==> flow/design.v (excerpt) <==
module Cordic(
	input clk, 
	input [12:0] x_0,
	input [12:0] y_0,
	input [12:0] z_0,
	output [12:0] x_N,
	output [12:0] y_N,
	output [12:0] z_N
);
Settings: LEC_CHECK=0, ABC_AREA=0, CAP_MARGIN=20, CORE_ASPECT_RATIO=1.23, CORE_MARGIN=2, CORE_UTILIZATION=72, CTS_CLUSTER_DIAMETER=397, CTS_CLUSTER_SIZE=97, PLACE_DENSITY=0.39, SLEW_MARGIN=20, TNS_END_PERCENT=10; clock period 2.39 ns.
run.sh (not shown) runs the stock make flow with config.mk's settings and CLKGATE_MAP_FILE=.
The starting point failed in global routing.
Edit:
ABC_AREA = default   (was 0)
CORE_ASPECT_RATIO = default   (was 1.23)
CORE_UTILIZATION = 66   (was 72)
CTS_CLUSTER_DIAMETER = default   (was 397)
CTS_CLUSTER_SIZE = 39   (was 97)
PLACE_DENSITY = default   (was 0.39)
SETUP_SLACK_MARGIN = 0.64   (was default)
TNS_END_PERCENT = default   (was 10)
clock period = 2.32 ns   (was 2.39 ns; I/O delays follow)
Effect: The new run failed in clock tree synthesis on DPL-0038; synthesized area stays the same; die size grows by 8.9%; synthesized cell count stays the same.
Edit:
CORE_UTILIZATION = 72   (was 66)
CTS_CLUSTER_DIAMETER = 52   (was default)
SETUP_SLACK_MARGIN = 0.57   (was 0.64)
clock period = 3.27 ns   (was 2.32 ns; I/O delays follow)
This time the run reached the layout checks and failed them: max-capacitance violations, max-slew violations, negative setup slack. Die size falls by a little under a tenth. Synthesized area stays the same. Synthesized cell count stays the same.
Edit:
CORE_UTILIZATION = 68   (was 72)
CTS_CLUSTER_DIAMETER = default   (was 52)
CTS_CLUSTER_SIZE = default   (was 39)
SETUP_SLACK_MARGIN = 0.47   (was 0.57)
clock period = 3.2 ns   (was 3.27 ns; I/O delays follow)
Effect: The changed run ran to the end with no violations. Clock skew goes down by 0.015 ns. Global-route usage goes down by 3.6 points. Final cell count barely changes. Worst setup slack is better by 1.1 ns. Worst hold slack is worse by 0.0093 ns. Non-clock buffer count goes down by 50.
Edit:
CORE_UTILIZATION = 64   (was 68)
SETUP_SLACK_MARGIN = default   (was 0.47)
clock period = 2.33 ns   (was 3.2 ns; I/O delays follow)
What happened: This time the run died in global routing on DPL-0038; die area rose by 6.1%; area after synthesis is unchanged; synthesized cell count stays the same.

Cordic again, from the RTL that the note above started with.
// Cordic
module Cordic(
	input clk, 
	input [12:0] x_0,
	input [12:0] y_0,
	input [12:0] z_0,
	output [12:0] x_N,
	output [12:0] y_N,
	output [12:0] z_N
);
==> flow/config.mk <==
export PLATFORM = sky130hd
export DESIGN_NAME = Cordic
export DESIGN_NICKNAME = Cordic
export VERILOG_FILES = /design/flow/design.v
export SDC_FILE = /design/flow/constraint.sdc
export NUM_CORES = 4
export LEC_CHECK = 0
export ABC_AREA = 1
export CAP_MARGIN = 20
export CORE_ASPECT_RATIO = 1.41
export CORE_MARGIN = 2
export CORE_UTILIZATION = 72
export CTS_CLUSTER_DIAMETER = 374
export CTS_CLUSTER_SIZE = 10
export HOLD_SLACK_MARGIN = 0.3
export PLACE_DENSITY_LB_ADDON = 0.12
export SETUP_SLACK_MARGIN = 0.42
export SLEW_MARGIN = 20
export TNS_END_PERCENT = 5
==> flow/constraint.sdc <==
create_clock -name core_clock -period 1.41 [get_ports {clk}]
set_input_delay 0.2820 -clock core_clock [delete_from_list [all_inputs] [get_ports {clk}]]
set_output_delay 0.2820 -clock core_clock [all_outputs]
set_load 0.01 [all_outputs]
The starting point never finished: it broke off in 4_1_cts (DPL-0038).
Edit:
- ABC_AREA: 1 -> default
- CORE_ASPECT_RATIO: 1.41 -> default
- CTS_CLUSTER_DIAMETER: 374 -> default
- CTS_CLUSTER_SIZE: 10 -> default
- HOLD_SLACK_MARGIN: 0.3 -> default
- PLACE_DENSITY_LB_ADDON: 0.12 -> 0.27
- SETUP_SLACK_MARGIN: 0.42 -> default
- clock period: 1.41 -> 2.66 ns (I/O delays scaled with it)
What happened:
- The new run stopped in 5_1_grt
- die area goes down by 10%
- synthesized area goes down by 10%
- synthesized cell count goes down by 28%
Edit:
- ABC_AREA: default -> 1
- CTS_CLUSTER_DIAMETER: default -> 374
- CTS_CLUSTER_SIZE: default -> 100
- PLACE_DENSITY_LB_ADDON: 0.27 -> default
- SETUP_SLACK_MARGIN: default -> 0.42
- clock period: 2.66 -> 1.41 ns (I/O delays scaled with it)
After rerunning: The changed run never finished: it broke off in 4_1_cts on DPL-0038; synthesized cell count went up by well over a third; die area went up by roughly a tenth; synthesized area went up by roughly a tenth.
Edit:
- ABC_AREA: 1 -> default
- SETUP_SLACK_MARGIN: 0.42 -> default
- TNS_END_PERCENT: 5 -> default
With this change the flow failed in 3_5_place_dp (DPL-0038).
Area after synthesis decreases by 10%.
Die size decreases by 9.9%.
Synthesized cell count decreases by 28%.

The RTL this note starts from:
==> flow/design.v <==
`timescale 1ns / 1ps
module CordicMachine(
	input clk,
	input [12:0] x_0,
	input [12:0] y_0,
	input [12:0] z_0,
	input [31:0] stage,
	output reg [12:0] x_N,
	output reg [12:0] y_N,
	output reg [12:0] z_N
);
	reg [12:0] arctan [12:0];
	initial begin
	arctan[0] = 13'b0101101000000;
	arctan[1] = 13'b0011010100100;
	arctan[2] = 13'b0001110000010;
	arctan[3] = 13'b0000111001000;
	arctan[4] = 13'b0000011100100;
	arctan[5] = 13'b0000001110010;
	arctan[6] = 13'b0000000111001;
	arctan[7] = 13'b0000000011100;
	arctan[8] = 13'b0000000001110;
	arctan[9] = 13'b0000000000111;
	arctan[10] = 13'b0000000000011;
	arctan[11] = 13'b0000000000001;
	arctan[12] = 13'b0000000000000;
	end
	wire signed [12:0] x_s = x_0;
	wire signed [12:0] y_s = y_0;
	wire [12:0] x_sh = x_s >>> stage;
	wire [12:0] y_sh = y_s >>> stage;
	always @(posedge clk) begin
		if (stage != 10) begin
			x_N <= z_0[12] ? x_0 + y_sh : x_0 - y_sh;
			y_N <= z_0[12] ? y_0 - x_sh : y_0 + x_sh;
			z_N <= z_0[12] ? z_0 + arctan[stage] : z_0 - arctan[stage];
		end
	end
endmodule
`timescale 1ns / 1ps
module Cordic(
	input clk, 
	input [12:0] x_0,
	input [12:0] y_0,
	input [12:0] z_0,
	output [12:0] x_N,
	output [12:0] y_N,
	output [12:0] z_N
);
	wire [12:0] x0, y0, z0;
	wire [12:0] x1, y1, z1;
	wire [12:0] x2, y2, z2;
	wire [12:0] x3, y3, z3;
	wire [12:0] x4, y4, z4;
	wire [12:0] x5, y5, z5;
	wire [12:0] x6, y6, z6;
	wire [12:0] x7, y7, z7;
	wire [12:0] x8, y8, z8;
	wire [12:0] x9, y9, z9;
	CordicMachine C1 (.clk(clk), .x_0(x_0), .y_0(y_0), .z_0(z_0), .stage(0), .x_N(x0), .y_N(y0), .z_N(z0));
	CordicMachine C2 (.clk(clk), .x_0(x0), .y_0(y0), .z_0(z0), .stage(1), .x_N(x1), .y_N(y1), .z_N(z1));
	CordicMachine C3 (.clk(clk), .x_0(x1), .y_0(y1), .z_0(z1), .stage(2), .x_N(x2), .y_N(y2), .z_N(z2));
	CordicMachine C4 (.clk(clk), .x_0(x2), .y_0(y2), .z_0(z2), .stage(3), .x_N(x3), .y_N(y3), .z_N(z3));
	CordicMachine C5 (.clk(clk), .x_0(x3), .y_0(y3), .z_0(z3), .stage(4), .x_N(x4), .y_N(y4), .z_N(z4));
	CordicMachine C6 (.clk(clk), .x_0(x4), .y_0(y4), .z_0(z4), .stage(5), .x_N(x5), .y_N(y5), .z_N(z5));
	CordicMachine C7 (.clk(clk), .x_0(x5), .y_0(y5), .z_0(z5), .stage(6), .x_N(x6), .y_N(y6), .z_N(z6));
	CordicMachine C8 (.clk(clk), .x_0(x6), .y_0(y6), .z_0(z6), .stage(7), .x_N(x7), .y_N(y7), .z_N(z7));
	CordicMachine C9 (.clk(clk), .x_0(x7), .y_0(y7), .z_0(z7), .stage(8), .x_N(x8), .y_N(y8), .z_N(z8));
	CordicMachine C10 (.clk(clk), .x_0(x8), .y_0(y8), .z_0(z8), .stage(9), .x_N(x9), .y_N(y9), .z_N(z9));
	assign x_N = x9;
	assign y_N = y9;
	assign z_N = z9;
endmodule
Settings: LEC_CHECK=0, CAP_MARGIN=20, CORE_MARGIN=2, CORE_UTILIZATION=66, CTS_CLUSTER_SIZE=39, SETUP_SLACK_MARGIN=0.07, SLEW_MARGIN=20; clock period 3.27 ns.
Change:
Settings changed: CORE_UTILIZATION 66 to 72, CTS_CLUSTER_SIZE 39 to default, PLACE_DENSITY_LB_ADDON from default to 0.24, SETUP_SLACK_MARGIN 0.07 to 0.68.
Clock period 3.27 ns to 3.45 ns, I/O delays scaled along.
The changed run finished clean.
Setup slack is better by 0.16 ns.
Cell area goes up by about 7%.
Routed wire length goes up by 37%.
Change:
Settings changed: CORE_UTILIZATION 72 to 40, PLACE_DENSITY_LB_ADDON 0.24 to default, SETUP_SLACK_MARGIN 0.68 to default.
Clock period 3.45 ns to 3.2 ns, I/O delays scaled along.
What happened: Sequential cell count is unchanged; clock skew falls by 0.023 ns; worst setup slack degrades by 0.28 ns; cell area falls by 4.7%; die size rises by 78%; sequential share of layout area rises by 0.69 points; critical path depth falls by 3.
Change:
Settings changed: CORE_UTILIZATION 40 to 53.
Clock period 3.2 ns to 3.11 ns, I/O delays scaled along.
Non-clock buffer count rises by 21.
Hold slack is about the same.
Global-route usage rises by 5.8 points.
Wire length falls slightly.

Setup of P:
RTL: the design.v shown in full above, as it stands there.
clock: 1.79 ns
lec_check: 0
cap_margin: 5
cell_pad_in_sites_global_placement: 0
core_aspect_ratio: 1.2
core_margin: 5
core_utilization: 38
cts_cluster_diameter: 197
gpl_routability_driven: 1
gpl_timing_driven: 1
hold_slack_margin: 0.13
min_routing_layer: met2
slew_margin: 20
STATUS run=P STAGES=ALL_DONE FINAL_CHECKS=FAILED CAUSE=negative setup slack
Here is what was changed in the inputs of Q compared with P.
- CORE_UTILIZATION changed from 38 to 40
- GPL_TIMING_DRIVEN removed (was 1)
- CTS_CLUSTER_DIAMETER removed (was 197)
- CAP_MARGIN changed from 5 to 20
- MIN_ROUTING_LAYER removed (was met2)
- CELL_PAD_IN_SITES_GLOBAL_PLACEMENT removed (was 0)
- CORE_ASPECT_RATIO removed (was 1.2)
- CORE_MARGIN changed from 5 to 2
- HOLD_SLACK_MARGIN removed (was 0.13)
- GPL_ROUTABILITY_DRIVEN removed (was 1)
- the clock period (ns, I/O delays scaled along) changed from 1.79 to 3.11
### Flow results
In Q, wire length is lower than in P.
Delta (Q minus P): post-route clock period utilization lost 56 points, final cell count lost 22%, pin count of the biggest net entering global routing picked up an extra 2.
In summary, Q completed successfully, with a layout that passed the timing, DRC and antenna checks.
diff inputs: Q => R
- an added SETUP_SLACK_MARGIN of 0.47
- an added CTS_CLUSTER_DIAMETER of 26
- an added CTS_CLUSTER_SIZE of 31
- a change of CORE_UTILIZATION from 40 to 71
- a change of the clock period (ns, I/O delays scaled along) from 3.11 to 3.2
- Q finished end to end and its layout was clean on timing, DRC and antenna.
- R never completed, since it errored out during global routing.
- Maximum level of the CTS H-tree: R > Q
- Comparing R against Q, there is no change at all in cts-stage hold buffer count.
- The HPWL after detailed placement on Q is in line with that on R.
- Re multiplexer share of the synthesized area: no difference whatsoever between Q and R.
- NOTE width of the chip Q->R decreased by more than 10%
- Floorplan die height: R < Q
- [R vs Q] pre-CTS worst setup slack: higher in R
- R ended up with a lower die size than Q did.
- Status: adder and majority gate portion of the synthesized area parity (Q, R)
- In R, number of setup buffers added after CTS is higher than in Q.
- Looking at clock buffer count from CTS, R sits 47 higher than Q does.

## job 7132
RTL: the design.v shown in full above, as it stands there.
==> flow/config.mk <==
export PLATFORM = sky130hd
export DESIGN_NAME = Cordic
export DESIGN_NICKNAME = Cordic
export VERILOG_FILES = /design/flow/design.v
export SDC_FILE = /design/flow/constraint.sdc
export NUM_CORES = 4
export LEC_CHECK = 0
export CAP_MARGIN = 20
export CORE_MARGIN = 2
export CORE_UTILIZATION = 72
export CTS_CLUSTER_DIAMETER = 351
export CTS_CLUSTER_SIZE = 45
export PLACE_DENSITY_LB_ADDON = 0.26
export SETUP_SLACK_MARGIN = -0.17
export SLEW_MARGIN = 20
==> flow/constraint.sdc <==
create_clock -name core_clock -period 1.73 [get_ports {clk}]
set_input_delay 0.3460 -clock core_clock [delete_from_list [all_inputs] [get_ports {clk}]]
set_output_delay 0.3460 -clock core_clock [all_outputs]
set_load 0.01 [all_outputs]
Job 7132 did not finish: a tool error stopped it during detailed placement (3_5_place_dp).
What job 2915 does differently from job 7132 at the input level:
diff --git a/flow/config.mk b/flow/config.mk
--- a/flow/config.mk
+++ b/flow/config.mk
@@ -9,7 +9,4 @@
 export CORE_MARGIN = 2
-export CORE_UTILIZATION = 72
-export CTS_CLUSTER_DIAMETER = 351
-export CTS_CLUSTER_SIZE = 45
-export PLACE_DENSITY_LB_ADDON = 0.26
-export SETUP_SLACK_MARGIN = -0.17
+export CORE_UTILIZATION = 70
+export CTS_CLUSTER_SIZE = 35
 export SLEW_MARGIN = 20
==> flow/constraint.sdc <==
create_clock -name core_clock -period 2.9 [get_ports {clk}]
set_input_delay 0.5800 -clock core_clock [delete_from_list [all_inputs] [get_ports {clk}]]
set_output_delay 0.5800 -clock core_clock [all_outputs]
set_load 0.01 [all_outputs]
Results
Job 2915 finished every stage; the final checks, however, were not passed, the failures being setup timing.
Fraction of the core area occupied by cells at floorplan for job 2915 is lower than for job 7132.
As far as floorplan net count goes, job 7132 and job 2915 are indistinguishable; the numbers are identical.
Re chip area in the Yosys report: no difference whatsoever between job 7132 and job 2915.
Job 7132 -> job 2915: synthesized area delta 0, exact match
Between job 2915 and job 7132, it is job 2915 whose die height is higher, by 2.7 um.
Taking job 7132 as the reference, in job 2915 synthesized cell count held steady, die size grew by 0.0010 mm2, placeable core region grew by 2.9%, global placer's final weighted congestion shrank by about 3.2%.
The following lists how job 9299 was set up differently from job 2915:
diff --git a/flow/config.mk b/flow/config.mk
--- a/flow/config.mk
+++ b/flow/config.mk
@@ -9,4 +9,6 @@
 export CORE_MARGIN = 2
-export CORE_UTILIZATION = 70
-export CTS_CLUSTER_SIZE = 35
+export CORE_UTILIZATION = 71
+export CTS_CLUSTER_DIAMETER = 26
+export MAX_ROUTING_LAYER = met4
+export SETUP_SLACK_MARGIN = 0.47
 export SLEW_MARGIN = 20
==> flow/constraint.sdc <==
create_clock -name core_clock -period 3.2 [get_ports {clk}]
set_input_delay 0.6400 -clock core_clock [delete_from_list [all_inputs] [get_ports {clk}]]
set_output_delay 0.6400 -clock core_clock [all_outputs]
set_load 0.01 [all_outputs]
### Flow results
[job 9299] die outline width fell about 0.7% relative to job 2915
The flow ended early for job 9299: it failed with a tool error in global routing (5_1_grt).
Re distinct cell type count after synthesis: no difference whatsoever between job 9299 and job 2915.
STATUS total half-perimeter wirelength after legalization and detailed placement: job 9299 wins against job 2915
Final RePlAce weighted congestion delta for job 9299 relative to job 2915: 0.65% higher
Going from job 2915 to job 9299, the die area was shrunk.
Reported for job 9299 and job 2915, post-synthesis instance area turned out identical to the last digit.
The inputs of job 6420 differ from those of job 9299 as listed below.
==> flow/config.mk <==
export PLATFORM = sky130hd
export DESIGN_NAME = Cordic
export DESIGN_NICKNAME = Cordic
export VERILOG_FILES = /design/flow/design.v
export SDC_FILE = /design/flow/constraint.sdc
export NUM_CORES = 4
export LEC_CHECK = 0
export CAP_MARGIN = 25
export CELL_PAD_IN_SITES_GLOBAL_PLACEMENT = 1
export CORE_ASPECT_RATIO = 0.63
export CORE_MARGIN = 5
export CORE_UTILIZATION = 38
export CTS_CLUSTER_DIAMETER = 107
export GPL_ROUTABILITY_DRIVEN = 1
export GPL_TIMING_DRIVEN = 0
export MIN_ROUTING_LAYER = met2
export SLEW_MARGIN = 20
==> results <==
- Job 6420 closes out successfully: all stages finished, all timing, DRC and antenna checks passed.
- Taking job 9299 as the reference, in job 6420 total cell area at the placement stage +1.2%, post-detailed-placement half-perimeter wirelength +about 17%, overall chip area +94%, post-cts sizing count -78%, post-synthesis adder-cell area fraction ~0 delta.
> inputs changed (job 6420 -> job 4340)
==> flow/config.mk <==
export PLATFORM = sky130hd
export DESIGN_NAME = Cordic
export DESIGN_NICKNAME = Cordic
export VERILOG_FILES = /design/flow/design.v
export SDC_FILE = /design/flow/constraint.sdc
export NUM_CORES = 4
export LEC_CHECK = 0
export CAP_MARGIN = 20
export CORE_MARGIN = 2
export CORE_UTILIZATION = 56
export CTS_CLUSTER_SIZE = 39
export SETUP_SLACK_MARGIN = 0.68
export SLEW_MARGIN = 20
==> flow/constraint.sdc <==
create_clock -name core_clock -period 2.32 [get_ports {clk}]
set_input_delay 0.4640 -clock core_clock [delete_from_list [all_inputs] [get_ports {clk}]]
set_output_delay 0.4640 -clock core_clock [all_outputs]
set_load 0.01 [all_outputs]
==> comparison <==
Worst clock skew on the final layout: job 4340 vs job 6420 up 0.014 ns
Going from job 6420 to job 4340, cell area now sits higher, met1 track demand over resource in global routing higher, via count has decreased.
Width of the die on job 4340 is down relative to job 6420.
Job 4340 has less setup slack than job 6420.
For routed length per placed instance, dividing the value from job 4340 by the value from job 6420 gives 1.2.
STATUS run=job 4340 STAGES=ALL_DONE FINAL_CHECKS=FAILED CAUSE=setup timing
Run comparison: job 4340 launch point of the critical path C6.y_N[6]$_DFF_P_; job 6420 launch point of the critical path x_0[0]
